==> flow/design.v <==
`timescale 1ns / 1ps
module pid_controller(
    input  logic        clk,
    input  logic        rst_n,
    input  logic [15:0] setpoint,
    input  logic [15:0] feedback,
    input  logic [15:0] Kp,
    input  logic [15:0] Ki,
    input  logic [15:0] Kd,
    input  logic [15:0] clk_prescaler,
    output logic [15:0] control_signal
);
    logic signed [16:0]  error_s;         
    logic signed [16:0]  prev_error_s;
    logic signed [31:0]  integral_s;      
    logic signed [31:0]  derivative_s;
    logic [15:0] clk_divider;
    logic        sampling_flag;
    logic signed [31:0] kp_mul, ki_mul;
    logic signed [31:0] kd_mul;
    logic signed [31:0] control_calc;
    always_ff @(posedge clk or negedge rst_n) begin
        if (!rst_n) begin
            clk_divider    <= 16'h0000;
            sampling_flag  <= 1'b0;
        end else if (clk_divider == clk_prescaler) begin
            clk_divider    <= 16'h0000;
            sampling_flag  <= 1'b1;
        end else begin
            clk_divider    <= clk_divider + 16'd1;
            sampling_flag  <= 1'b0;
        end
    end
    always_comb begin
        error_s = $signed({1'b0, setpoint}) - $signed({1'b0, feedback});
        kp_mul = $signed({1'b0, Kp}) * error_s;
        ki_mul = $signed({1'b0, Ki}) * error_s;
        kd_mul = $signed({1'b0, Kd}) * (error_s - prev_error_s);
        control_calc = kp_mul + integral_s + kd_mul;
    end
    always_ff @(posedge clk or negedge rst_n) begin
        if (!rst_n) begin
            prev_error_s   <= '0;
            integral_s     <= '0;
            derivative_s   <= '0;
            control_signal <= 16'h0000;
        end else if (sampling_flag) begin
            integral_s   <= integral_s + ki_mul;
            derivative_s <= kd_mul;
            control_signal <= control_calc[15:0];
            prev_error_s <= error_s;
        end
    end
endmodule
`timescale 1ns/1ps
module top (
  input  logic        clk,
  input  logic        rst_n,
  input  logic [15:0] setpoint,
  input  logic [15:0] feedback,
  input  logic [15:0] Kp,
  input  logic [15:0] Ki,
  input  logic [15:0] Kd,
  input  logic [15:0] clk_prescaler,
  output logic [15:0] control_signal
);
  pid_controller u_dut (
    .clk(clk),
    .rst_n(rst_n),
    .setpoint(setpoint),
    .feedback(feedback),
    .Kp(Kp),
    .Ki(Ki),
    .Kd(Kd),
    .clk_prescaler(clk_prescaler),
    .control_signal(control_signal)
  );
endmodule
Settings: LEC_CHECK=0, CAP_MARGIN=20, CORE_MARGIN=2, CORE_UTILIZATION=72, CTS_CLUSTER_SIZE=83, PLACE_DENSITY_LB_ADDON=0.04, SETUP_SLACK_MARGIN=2.0, SLEW_MARGIN=20, TNS_END_PERCENT=5; clock period 6.88 ns.
run.sh (not shown) runs the stock make flow with config.mk's settings and CLKGATE_MAP_FILE=.
The baseline ran to the end with violations: setup timing.
Rerun with:
--- a/flow/config.mk
+++ b/flow/config.mk
@@ -10,5 +10,4 @@
 export CORE_UTILIZATION = 72
-export CTS_CLUSTER_SIZE = 83
-export PLACE_DENSITY_LB_ADDON = 0.04
-export SETUP_SLACK_MARGIN = 2.0
+export CTS_CLUSTER_SIZE = 88
+export PLACE_DENSITY_LB_ADDON = 0.03
 export SLEW_MARGIN = 20
==> flow/constraint.sdc (replaced) <==
create_clock -name core_clock -period 10.2 [get_ports {clk}]
set_input_delay 2.0400 -clock core_clock [delete_from_list [all_inputs] [get_ports {clk}]]
set_output_delay 2.0400 -clock core_clock [all_outputs]
set_load 0.01 [all_outputs]
What happened: The changed run finished but fails on setup timing. Die area does not change. Hold slack stays flat. Global-route usage went down by 5.0 points. Clock skew barely changes.
Rerun with:
--- a/flow/config.mk
+++ b/flow/config.mk
@@ -9,5 +9,3 @@
 export CORE_MARGIN = 2
-export CORE_UTILIZATION = 72
-export CTS_CLUSTER_SIZE = 88
-export PLACE_DENSITY_LB_ADDON = 0.03
+export CORE_UTILIZATION = 65
 export SLEW_MARGIN = 20
The changed run ran to the end with violations: setup timing.
Hold slack hardly moves.
Sequential share of layout area is about the same.
Non-clock buffer count climbs by 4.
Global-route usage is lower by 4.6 points.
Final cell count increases slightly.
Clock-buffer cell count went up by 1.
Rerun with:
--- a/flow/config.mk
+++ b/flow/config.mk
@@ -9,4 +9,3 @@
 export CORE_MARGIN = 2
-export CORE_UTILIZATION = 65
+export CORE_UTILIZATION = 40
 export SLEW_MARGIN = 20
-export TNS_END_PERCENT = 5
==> flow/constraint.sdc (replaced) <==
create_clock -name core_clock -period 12.5 [get_ports {clk}]
set_input_delay 2.5000 -clock core_clock [delete_from_list [all_inputs] [get_ports {clk}]]
set_output_delay 2.5000 -clock core_clock [all_outputs]
set_load 0.01 [all_outputs]
This time the run finished with timing, DRC and antenna clean.
Wire length came out higher by about 1.2%.
Sequential cell count is unchanged.
Clock-buffer cell count came out lower by 2.
Rerun with:
==> flow/constraint.sdc (replaced) <==
create_clock -name core_clock -period 12.2 [get_ports {clk}]
set_input_delay 2.4400 -clock core_clock [delete_from_list [all_inputs] [get_ports {clk}]]
set_output_delay 2.4400 -clock core_clock [all_outputs]
set_load 0.01 [all_outputs]
Final area is higher by 0.75%. Global-route usage goes up by 0.26 points. Final cell count increases by 0.59%. Sequential cell count is unchanged. Critical path depth went up by 5. Utilization came out higher by 0.35 points. Via count stays flat. Worst setup slack is worse by 0.13 ns. Wire length hardly moves.


Setup of oak:
// top: RTL as listed in full above, without the edits since
clock: 5.33 ns
lec_check: 0
abc_area: 0
cap_margin: 20
core_margin: 2
core_utilization: 70
cts_cluster_diameter: 354
cts_cluster_size: 15
setup_slack_margin: 1.42
slew_margin: 20
oak terminated abnormally: 5_1_grt reported GRT-0232.
Here is what was changed in the inputs of pine compared with oak.
Settings: a deleted CTS_CLUSTER_SIZE that had been 15; a change of CORE_UTILIZATION from 70 to 59; a deleted SETUP_SLACK_MARGIN that had been 1.42; a deleted CTS_CLUSTER_DIAMETER that had been 354; a deleted ABC_AREA that had been 0; a change of the clock period (ns, I/O delays scaled along) from 5.33 to 12.2.
[summary]
- Reported for oak and pine, TritonCTS buffer count turned out identical to the last digit.
- On cell resize tally after clock tree synthesis: between oak and pine, it ends up lower for pine.
- The flow did not stop early for pine: all stages ran, and the layout cleared the timing, design-rule and antenna checks.
- As the logs show, oak stopped at 5_1_grt after a tool error, so it never reached the end of the flow.
- The higher height of the die came out of pine.
- Of oak and pine, the run reporting the higher placed wire-length estimate after detailed placement was oak.
